// fft16
module fft16 (
    input  wire              clk,
    input  wire              rst_n,
    input  wire              start,
    input  wire signed [8:0] din_i,
    input  wire signed [8:0] din_q,
    output wire              ready,
    output wire              dout_valid,
    output wire signed [8:0] dout_i,
    output wire signed [8:0] dout_q
);
clock: 5.91 ns
lec_check: 0
abc_area: 1
cap_margin: 35
cell_pad_in_sites_detail_placement: 1
cell_pad_in_sites_global_placement: 2
core_margin: 4
core_utilization: 33
cts_cluster_size: 91
gpl_routability_driven: 0
gpl_timing_driven: 0
min_routing_layer: met2
setup_slack_margin: 0.78
slew_margin: 15
tns_end_percent: 20
run.sh (not shown) runs the stock make flow with config.mk's settings and CLKGATE_MAP_FILE=.
The starting point finished but fails on setup timing.
Then changed:
Settings changed: ABC_AREA 1 to default, CAP_MARGIN 35 to 20, CELL_PAD_IN_SITES_DETAIL_PLACEMENT 1 to default, CELL_PAD_IN_SITES_GLOBAL_PLACEMENT 2 to default, CORE_MARGIN 4 to 2, CORE_UTILIZATION 33 to 62, CTS_CLUSTER_SIZE 91 to default, GPL_ROUTABILITY_DRIVEN 0 to default, GPL_TIMING_DRIVEN 0 to default, MIN_ROUTING_LAYER met2 to default, SETUP_SLACK_MARGIN 0.78 to default, SLEW_MARGIN 15 to 20, TNS_END_PERCENT 20 to default.
Clock period 5.91 ns to 9.88 ns, I/O delays scaled along.
=>
- The new run completed, yet does not pass: setup timing
- synthesized area drops by 3.1%
- fmax rose by 1.2%
- setup slack is better by 4.1 ns
- cell area is lower by 8.4%
- routed wire length goes down by 25%
Then changed:
Settings changed: CORE_UTILIZATION 62 to 56.
Clock period 9.88 ns to 9.91 ns, I/O delays scaled along.
Effect: With this change the flow finished clean. Utilization fell by 5.2 points. Worst setup slack gets better by 0.22 ns. Maximum frequency is higher by about 2%. Synthesized cell count does not change. Wire length rises by 2.9%. Via count stays flat. Die size rose by about 10%. Count of clock-buffer cells in the layout came out higher by 2.
Then changed:
Settings changed: CORE_UTILIZATION 56 to 64, SETUP_SLACK_MARGIN from default to 1.52.
Clock period 9.91 ns to 5.52 ns, I/O delays scaled along.
- The new run finished but fails on setup timing
- global-route usage goes up by 5.3 points
- synthesized area does not change
- critical path depth goes up by 3
- worst setup slack got worse by 4.3 ns
- via count goes up by a few percent
- core utilization goes up by 14 points
- final cell count goes up slightly
Then changed:
Settings changed: CORE_UTILIZATION 64 to 72, CTS_CLUSTER_SIZE from default to 47, SETUP_SLACK_MARGIN 1.52 to default.
Clock period 5.52 ns to 9.58 ns, I/O delays scaled along.
- The new run ran to the end with violations: setup timing
- cell count came out lower by 5.2%
- via count came out higher by 6.6%
- global-route usage came out higher by 8.1 points
- area after synthesis stays the same
- worst hold slack degrades by 0.0075 ns
- routed wire length came out higher by 13%
Then changed:
Settings changed: CTS_CLUSTER_SIZE 47 to 97, SETUP_SLACK_MARGIN from default to 1.83.
Clock period 9.58 ns to 8.09 ns, I/O delays scaled along.
The changed run completed, yet does not pass: setup timing.
Global-route usage went up by 4.1 points.
Setup slack gets worse by 2.2 ns.
Design area rises by 3.4%.


build 45:
Starting RTL as in the previous note.
clock: 10.0 ns
lec_check: 0
cap_margin: 35
core_aspect_ratio: 0.92
core_margin: 2
core_utilization: 37
slew_margin: 20
tns_end_percent: 20
The following lists how build 66 was set up differently from build 45:
Settings: CORE_UTILIZATION changed from 37 to 66; CORE_ASPECT_RATIO removed (was 0.92); CTS_CLUSTER_DIAMETER newly set to 127; TNS_END_PERCENT removed (was 20); CAP_MARGIN changed from 35 to 20; the clock period (ns, I/O delays scaled along) changed from 10.0 to 8.76.
### Flow results
Across build 45 and build 66, a clean result was obtained everywhere but in build 66.
The flow for build 66 finished, though final verification flagged negative setup slack.
Re maximum achievable frequency: build 45 and build 66 aren't equal, and the higher value belongs to build 45.
Final-stage net count in build 66 is 201 higher than in build 45
Per the comparison of build 66 with build 45, final clock period utilization by the worst path saw an increase, count of standard-cell rows fell 23%, combinational gate area moved up, register area ~0 delta, clock edge transition at the registers on the reported setup and hold paths held.
Looking only at final critical-path required period, and setting everything else aside, the lower value of build 45 and build 66 goes to build 45.
### build 66 -> build 77
Settings: removing CTS_CLUSTER_DIAMETER (formerly 127); setting SETUP_SLACK_MARGIN to -0.58 for the first time; changing CORE_UTILIZATION from 66 to 70; changing the clock period (ns, I/O delays scaled along) from 8.76 to 5.88.
Findings:
[build 77] flow finished | final checks: failed | reasons: negative setup slack. Area growth from synthesis to final layout across build 77 and build 66: no real change. Of build 77 and build 66, the higher routed wire length belongs to build 77. In terms of design area, build 66 and build 77 differ only marginally. Summary of build 77 over build 66: pin slew with the least headroom to its limit climbed 0.042 ns; upper clock frequency limit dropped about 2.5%; worst hold slack barely changed; non-clock buffer count climbed 41. Looking only at number of cell instances on the worst register-to-register path, and setting everything else aside, the lower value of build 77 and build 66 goes to build 77.
## Diff of input files: build 71 against build 77
Settings: CORE_UTILIZATION now 40, was 70; SETUP_SLACK_MARGIN now -0.85, was -0.58; the clock period (ns, I/O delays scaled along) now 9.91, was 5.88.
Findings:
From the logs: build 71 reached the end of the flow and failed the layout checks with negative setup slack.
Build 71 vs. build 77: total half-perimeter wirelength after legalization and detailed placement decreased about 2.5%; number of global-route vias before repair decreased 15%.
[compare] base=build 77 new=build 71: clock-cell share of area saw an increase, minimum period implied by the final worst setup slack saw little to no change.
